== main ==
// fir
module fir(
    input clk,                               
    input signed [15:0] noisy_signal,        
    output signed [15:0] filtered_signal     
);
    integer i, j;
    localparam [143:0] COEFFS = {16'h04F6,    
                                 16'h0AE4,    
                                 16'h1089,    
                                 16'h1469,    
                                 16'h160F,    
                                 16'h1496,    
                                 16'h1089,    
                                 16'h0AE4,    
                                 16'h04F6};   
    reg signed [15:0] delayed_signal [0:8];
    reg signed [31:0] prod  [0:8];
    reg signed [32:0] sum_0 [0:4];
    reg signed [33:0] sum_1 [0:2];
    reg signed [34:0] sum_2 [0:1];
    reg signed [35:0] sum_3;
    always @(posedge clk) begin
        delayed_signal[0] <= noisy_signal;
        for (i = 1; i <= 8; i = i + 1) begin
            delayed_signal[i] <= delayed_signal[i - 1];
        end
    end
    always @(posedge clk) begin
        for (j = 0; j <= 8; j = j + 1) begin
            prod[j] <= delayed_signal[j] * $signed(COEFFS[16*j +: 16]);
        end
    end
    always @(posedge clk) begin
        sum_0[0] <= prod[0] + prod[1];
        sum_0[1] <= prod[2] + prod[3];
  ...
Size: ~680 flip-flops, roughly 33 I/O pins, about 66,000 µm² of cells after synthesis.
clock: 3.31 ns
lec_check: 0
abc_area: 1
cap_margin: 20
core_aspect_ratio: 1.41
core_margin: 2
core_utilization: 72
cts_cluster_diameter: 329
cts_cluster_size: 81
place_density: 0.37
slew_margin: 20
run.sh (not shown) runs the stock make flow with config.mk's settings and CLKGATE_MAP_FILE=.
main never completed, since it errored out during global routing (5_1_grt).
> inputs changed (main -> the feature branch)
-- flow/config.mk --
<<< main, line 10
export CORE_ASPECT_RATIO = 1.41
>>> the feature branch, line 10
<<< main, line 13
export CTS_CLUSTER_DIAMETER = 329
export CTS_CLUSTER_SIZE = 81
export PLACE_DENSITY = 0.37
>>> the feature branch, line 12
export CTS_CLUSTER_SIZE = 99
==> flow/constraint.sdc <==
create_clock -name core_clock -period 4.87 [get_ports {clk}]
set_input_delay 0.9740 -clock core_clock [delete_from_list [all_inputs] [get_ports {clk}]]
set_output_delay 0.9740 -clock core_clock [all_outputs]
set_load 0.01 [all_outputs]
### Flow results
Synthesized cell count: main vs the feature branch identical. Every stage of the flow completed for the feature branch, and the final layout passed the timing, DRC and antenna checks. Compared with main, the feature branch shows routability congestion estimate that has gone down by a few percent. The floorplan die area was comparable across main and the feature branch. Comparing main and the feature branch, worst slack after detailed placement is higher on the feature branch.

## alpha
The RTL this note starts from:
==> flow/design.v <==
`timescale 1ns / 10ps
module fir(
    input clk,                               
    input signed [15:0] noisy_signal,        
    output signed [15:0] filtered_signal     
);
    integer i, j;
    localparam [143:0] COEFFS = {16'h04F6,    
                                 16'h0AE4,    
                                 16'h1089,    
                                 16'h1469,    
                                 16'h160F,    
                                 16'h1496,    
                                 16'h1089,    
                                 16'h0AE4,    
                                 16'h04F6};   
    reg signed [15:0] delayed_signal [0:8];
    reg signed [31:0] prod  [0:8];
    reg signed [32:0] sum_0 [0:4];
    reg signed [33:0] sum_1 [0:2];
    reg signed [34:0] sum_2 [0:1];
    reg signed [35:0] sum_3;
    always @(posedge clk) begin
        delayed_signal[0] <= noisy_signal;
        for (i = 1; i <= 8; i = i + 1) begin
            delayed_signal[i] <= delayed_signal[i - 1];
        end
    end
    always @(posedge clk) begin
        for (j = 0; j <= 8; j = j + 1) begin
            prod[j] <= delayed_signal[j] * $signed(COEFFS[16*j +: 16]);
        end
    end
    always @(posedge clk) begin
        sum_0[0] <= prod[0] + prod[1];
        sum_0[1] <= prod[2] + prod[3];
        sum_0[2] <= prod[4] + prod[5];
        sum_0[3] <= prod[6] + prod[7];
        sum_0[4] <= prod[8];
    end
    always @(posedge clk) begin
        sum_1[0] <= sum_0[0] + sum_0[1];
        sum_1[1] <= sum_0[2] + sum_0[3];
        sum_1[2] <= sum_0[4];
    end
    always @(posedge clk) begin
        sum_2[0] <= sum_1[0] + sum_1[1];
        sum_2[1] <= sum_1[2];
    end
    always @(posedge clk) begin
        sum_3 <= sum_2[0] + sum_2[1];
    end
    assign filtered_signal = $signed(sum_3[35:14]);
endmodule
make LEC_CHECK=0 ABC_AREA=1 CAP_MARGIN=20 CORE_MARGIN=2 CORE_UTILIZATION=71 CTS_CLUSTER_DIAMETER=231 CTS_CLUSTER_SIZE=41 PLACE_DENSITY_LB_ADDON=0.15 SLEW_MARGIN=20 finish   # period 1.28 ns
No final results exist for alpha, since it was stopped by error DPL-0033 during clock tree synthesis (4_1_cts).
#### Input delta (beta over alpha)
-- flow/config.mk --
<<< alpha, line 9
export CAP_MARGIN = 20
export CORE_MARGIN = 2
export CORE_UTILIZATION = 71
export CTS_CLUSTER_DIAMETER = 231
export CTS_CLUSTER_SIZE = 41
export PLACE_DENSITY_LB_ADDON = 0.15
export SLEW_MARGIN = 20
>>> beta, line 9
export CAP_MARGIN = 20
export CORE_MARGIN = 2
export CORE_UTILIZATION = 66
export CTS_CLUSTER_SIZE = 99
export PLACE_DENSITY = 0.35
export SETUP_SLACK_MARGIN = 1.19
export SLEW_MARGIN = 20
==> flow/constraint.sdc <==
create_clock -name core_clock -period 5.05 [get_ports {clk}]
set_input_delay 1.0100 -clock core_clock [delete_from_list [all_inputs] [get_ports {clk}]]
set_output_delay 1.0100 -clock core_clock [all_outputs]
set_load 0.01 [all_outputs]
Results
Number of I/O pins essentially unchanged between alpha and beta.
From alpha to beta, netlist area before placement did not move at all.
Comparing alpha and beta, the higher worst setup slack after placement is on beta.
Going from alpha to beta, die size grew by a little under 10%.
beta went all the way through synthesis, placement and routing and the layout is clean on timing, DRC and antenna.
beta against alpha: final RePlAce weighted congestion now sits lower; number of placed instances with taps included now sits lower.
Die outline width ends up higher on beta.
From beta to alpha, number of flops mapped to enable cells by yosys did not move at all.
Comparing alpha and beta, the higher post-detailed-placement half-perimeter wirelength is on alpha.
The number of placement rows of beta exceeds that of alpha by 4.
beta vs alpha: die boundary height up
Edits applied to the flow inputs when going from beta to gamma:
-- flow/config.mk --
<<< beta, line 9
export CAP_MARGIN = 20
export CORE_MARGIN = 2
export CORE_UTILIZATION = 66
export CTS_CLUSTER_SIZE = 99
export PLACE_DENSITY = 0.35
export SETUP_SLACK_MARGIN = 1.19
export SLEW_MARGIN = 20
>>> gamma, line 9
export CAP_MARGIN = 20
export CORE_MARGIN = 2
export CORE_UTILIZATION = 72
export PLACE_DENSITY = 0.64
export SETUP_SLACK_MARGIN = 0.96
export SLEW_MARGIN = 20
==> flow/constraint.sdc <==
create_clock -name core_clock -period 3.17 [get_ports {clk}]
set_input_delay 0.6340 -clock core_clock [delete_from_list [all_inputs] [get_ports {clk}]]
set_output_delay 0.6340 -clock core_clock [all_outputs]
set_load 0.01 [all_outputs]
Findings:
gamma: aborted in global routing (5_1_grt) (tool error). Measured against beta, the total instance count after detailed placement of gamma comes out at 1.05 times the reference value. Measured against each other, gamma and beta differ in core area, the higher figure coming from beta. Cmp gamma vs beta: number of CTS-inserted buffers higher in gamma. | worst slack at placement | gamma vs beta | worse |. Number of hold-repair buffers added at the cts stage: gamma vs beta identical. gamma vs. beta: width of the die went down by 4.2%. In gamma, the floorplan core density came out 6.2 points above the value in beta. Relative to beta, placement row count decreased by 5 in gamma. Diff beta -> gamma: height of the die -about 4%; die size decreased by 8.2% relative to the old numbers.
What delta does differently from gamma at the input level:
-- flow/config.mk --
<<< gamma, line 10
export CORE_MARGIN = 2
export CORE_UTILIZATION = 72
export PLACE_DENSITY = 0.64
export SETUP_SLACK_MARGIN = 0.96
export SLEW_MARGIN = 20
>>> delta, line 10
export CORE_MARGIN = 2
export CORE_UTILIZATION = 72
export PLACE_DENSITY = 0.67
export SETUP_SLACK_MARGIN = -0.07
export SLEW_MARGIN = 20
==> flow/constraint.sdc <==
create_clock -name core_clock -period 4.29 [get_ports {clk}]
set_input_delay 0.8580 -clock core_clock [delete_from_list [all_inputs] [get_ports {clk}]]
set_output_delay 0.8580 -clock core_clock [all_outputs]
set_load 0.01 [all_outputs]
Notes after the runs:
- Worst setup timing slack at the placement stage was lower in gamma than in delta.
- Of gamma and delta, only gamma never reached the final stage.
- In delta the implementation completed, yet the final layout does not meet the checks, the culprit being negative setup slack.
- gamma: GRT-0116 in global routing (5_1_grt) -> run aborted
- Changes observed in delta relative to gamma: HPWL after detailed placement went down, number of CTS-inserted buffers went down.

Starts from the design.v that is shown in full above.
Settings: LEC_CHECK=0, CAP_MARGIN=20, CORE_MARGIN=2, CORE_UTILIZATION=66, PLACE_DENSITY=0.35, SLEW_MARGIN=20; clock period 5.05 ns.
The baseline reached the layout checks and failed them: setup timing.
Edit:
--- a/flow/config.mk
+++ b/flow/config.mk
@@ -6,7 +6,10 @@
 export NUM_CORES = 4
 export LEC_CHECK = 0
+export ABC_AREA = 1
 export CAP_MARGIN = 20
 export CORE_MARGIN = 2
 export CORE_UTILIZATION = 66
+export CTS_CLUSTER_DIAMETER = 382
 export PLACE_DENSITY = 0.35
+export SETUP_SLACK_MARGIN = 1.13
 export SLEW_MARGIN = 20
After rerunning:
- The changed run completed with no timing, DRC or antenna violations
- final cell count climbs by 47%
- non-clock buffer count goes down by 50
- synthesized cell count goes up by 58%
- hold slack gains 0.0056 ns
- area after synthesis went up by 17%
- clock-buffer cell count drops by 6
- maximum frequency is higher by 16%
- via count came out higher by 51%
- utilization went up by 3.3 points
Edit:
--- a/flow/config.mk
+++ b/flow/config.mk
@@ -9,7 +9,7 @@
 export CAP_MARGIN = 20
 export CORE_MARGIN = 2
-export CORE_UTILIZATION = 66
-export CTS_CLUSTER_DIAMETER = 382
-export PLACE_DENSITY = 0.35
-export SETUP_SLACK_MARGIN = 1.13
+export CORE_UTILIZATION = 72
+export CTS_CLUSTER_DIAMETER = 400
+export CTS_CLUSTER_SIZE = 79
+export SETUP_SLACK_MARGIN = 0.46
 export SLEW_MARGIN = 20
==> flow/constraint.sdc (replaced) <==
create_clock -name core_clock -period 1.64 [get_ports {clk}]
set_input_delay 0.3280 -clock core_clock [delete_from_list [all_inputs] [get_ports {clk}]]
set_output_delay 0.3280 -clock core_clock [all_outputs]
set_load 0.01 [all_outputs]
=> The changed run never finished: it broke off in 4_1_cts (DPL-0033). Die area fell by a little under a tenth. Area after synthesis is unchanged. Synthesized cell count is unchanged.
Edit:
==> flow/config.mk (replaced) <==
export PLATFORM = sky130hd
export DESIGN_NAME = fir
export DESIGN_NICKNAME = fir
export VERILOG_FILES = /design/flow/design.v
export SDC_FILE = /design/flow/constraint.sdc
export NUM_CORES = 4
export LEC_CHECK = 0
export CAP_MARGIN = 20
export CORE_MARGIN = 2
export CORE_UTILIZATION = 40
export SLEW_MARGIN = 20
==> flow/constraint.sdc (replaced) <==
create_clock -name core_clock -period 5.7 [get_ports {clk}]
set_input_delay 1.1400 -clock core_clock [delete_from_list [all_inputs] [get_ports {clk}]]
set_output_delay 1.1400 -clock core_clock [all_outputs]
set_load 0.01 [all_outputs]
The new run produced a clean layout.
Die area goes up by 53%.
Area after synthesis goes down by 15%.
Synthesized cell count goes down by 37%.
Edit:
--- a/flow/config.mk
+++ b/flow/config.mk
@@ -6,6 +6,9 @@
 export NUM_CORES = 4
 export LEC_CHECK = 0
+export ABC_AREA = 1
 export CAP_MARGIN = 20
 export CORE_MARGIN = 2
-export CORE_UTILIZATION = 40
+export CORE_UTILIZATION = 72
+export CTS_CLUSTER_SIZE = 72
+export SETUP_SLACK_MARGIN = -0.07
 export SLEW_MARGIN = 20
==> flow/constraint.sdc (replaced) <==
create_clock -name core_clock -period 4.07 [get_ports {clk}]
set_input_delay 0.8140 -clock core_clock [delete_from_list [all_inputs] [get_ports {clk}]]
set_output_delay 0.8140 -clock core_clock [all_outputs]
set_load 0.01 [all_outputs]
Effect: The new run stopped in 5_1_grt with GRT-0232. Die area is lower by a quarter to a third. Synthesized cell count climbs by well over a third. Area after synthesis grows by about a fifth.

Starts from the design.v that is shown in full above.
make LEC_CHECK=0 CAP_MARGIN=20 CORE_MARGIN=6 CORE_UTILIZATION=40 CTS_CLUSTER_SIZE=50 GPL_TIMING_DRIVEN=0 HOLD_SLACK_MARGIN=0.13 MIN_ROUTING_LAYER=met1 PLACE_DENSITY_LB_ADDON=0.02 SETUP_SLACK_MARGIN=1.1 SLEW_MARGIN=0 TNS_END_PERCENT=55 finish   # period 6.0 ns
Rerun with:
Settings changed: ABC_AREA from default to 0, CELL_PAD_IN_SITES_DETAIL_PLACEMENT from default to 2, CORE_MARGIN 6 to 2, CTS_CLUSTER_SIZE 50 to default, HOLD_SLACK_MARGIN 0.13 to default, MAX_ROUTING_LAYER from default to met5, MIN_ROUTING_LAYER met1 to default, PLACE_DENSITY_LB_ADDON 0.02 to default, SETUP_SLACK_MARGIN 1.1 to default, SLEW_MARGIN 0 to 20, TNS_END_PERCENT 55 to default.
The new run stopped in global routing.
Die area decreases by 4.1%.
Synthesized cell count stays the same.
Synthesized area is unchanged.
Rerun with:
Settings changed: ABC_AREA 0 to 1, CELL_PAD_IN_SITES_DETAIL_PLACEMENT 2 to default, CORE_UTILIZATION 40 to 72, CTS_CLUSTER_DIAMETER from default to 330, CTS_CLUSTER_SIZE from default to 99, GPL_TIMING_DRIVEN 0 to default, MAX_ROUTING_LAYER met5 to default, TNS_END_PERCENT from default to 10.
Clock period 6.0 ns to 3.17 ns, I/O delays scaled along.
=> The changed run stopped in global routing; synthesized cell count increases by about 60%; synthesized area increases by 17%; die area decreases by 34%.
Rerun with:
Settings changed: CTS_CLUSTER_DIAMETER 330 to 231, CTS_CLUSTER_SIZE 99 to 41, PLACE_DENSITY_LB_ADDON from default to 0.21, TNS_END_PERCENT 10 to default.
Clock period 3.17 ns to 1.21 ns, I/O delays scaled along.
=> This time the run failed in clock tree synthesis (DPL-0038). Synthesized area does not change. Die size does not change. Synthesized cell count is unchanged.

Starts from the design.v that is shown in full above.
==> flow/config.mk <==
export PLATFORM = sky130hd
export DESIGN_NAME = fir
export DESIGN_NICKNAME = fir
export VERILOG_FILES = /design/flow/design.v
export SDC_FILE = /design/flow/constraint.sdc
export NUM_CORES = 4
export LEC_CHECK = 0
export ABC_AREA = 1
export CAP_MARGIN = 20
export CORE_ASPECT_RATIO = 1.41
export CORE_MARGIN = 2
export CORE_UTILIZATION = 72
export CTS_CLUSTER_DIAMETER = 329
export CTS_CLUSTER_SIZE = 81
export HOLD_SLACK_MARGIN = 0.13
export PLACE_DENSITY_LB_ADDON = 0.2
export SLEW_MARGIN = 20
==> flow/constraint.sdc <==
create_clock -name core_clock -period 3.31 [get_ports {clk}]
set_input_delay 0.6620 -clock core_clock [delete_from_list [all_inputs] [get_ports {clk}]]
set_output_delay 0.6620 -clock core_clock [all_outputs]
set_load 0.01 [all_outputs]
The first run aborted during global routing, error GRT-0116.
Rerun with:
ABC_AREA = default   (was 1)
CORE_ASPECT_RATIO = default   (was 1.41)
CTS_CLUSTER_DIAMETER = 400   (was 329)
CTS_CLUSTER_SIZE = default   (was 81)
HOLD_SLACK_MARGIN = default   (was 0.13)
PLACE_DENSITY_LB_ADDON = default   (was 0.2)
SETUP_SLACK_MARGIN = 0.26   (was default)
clock period = 1.64 ns   (was 3.31 ns; I/O delays follow)
Result: This time the run stopped in clock tree synthesis with DPL-0038; die area drops by 15%; area after synthesis drops by about 15%; synthesized cell count drops by 37%.
Rerun with:
CORE_UTILIZATION = 40   (was 72)
CTS_CLUSTER_DIAMETER = default   (was 400)
SETUP_SLACK_MARGIN = default   (was 0.26)
clock period = 6.0 ns   (was 1.64 ns; I/O delays follow)
Now the flow produced a clean layout.
Area after synthesis stays the same.
Die area goes up by 79%.
Synthesized cell count does not change.
Rerun with:
CORE_MARGIN = 6   (was 2)
MIN_ROUTING_LAYER = met1   (was default)
PLACE_DENSITY_LB_ADDON = 0.02   (was default)
Cell count hardly moves.
First-iteration DRC count falls by 17%.
Wire length rises by 8.8%.

== lane 1 ==
RTL: the design.v shown in full above, as it stands there.
make LEC_CHECK=0 ABC_AREA=1 CAP_MARGIN=20 CORE_MARGIN=2 CORE_UTILIZATION=66 CTS_CLUSTER_DIAMETER=363 PLACE_DENSITY=0.35 SETUP_SLACK_MARGIN=0.86 SLEW_MARGIN=20 finish   # period 5.05 ns
The following lists how lane 3 was set up differently from lane 1:
Settings: CORE_UTILIZATION changed from 66 to 17; PLACE_DENSITY removed (was 0.35); ABC_AREA removed (was 1); CTS_CLUSTER_DIAMETER removed (was 363); SETUP_SLACK_MARGIN removed (was 0.86); the clock period (ns, I/O delays scaled along) changed from 5.05 to 5.7.
Notes after the runs:
Changes observed in lane 3 relative to lane 1: cell area moved down; maximum clock insertion buffer count now sits at about the same level. Lane 3 vs lane 1 — wire length of the first global-routing pass dropped 30%. Going from lane 1 to lane 3, number of nets produced by synthesis shrank by about 30%; number of non-clock buffers now sits lower; clock skew did not really move; chip area saw an increase. In the tables for lane 1 and lane 3, CTS buffer count reads lower with lane 3. STATUS total via count after detailed routing: lane 3 wins against lane 1. Looking at synthesized cell count, lane 3 sits below lane 1.
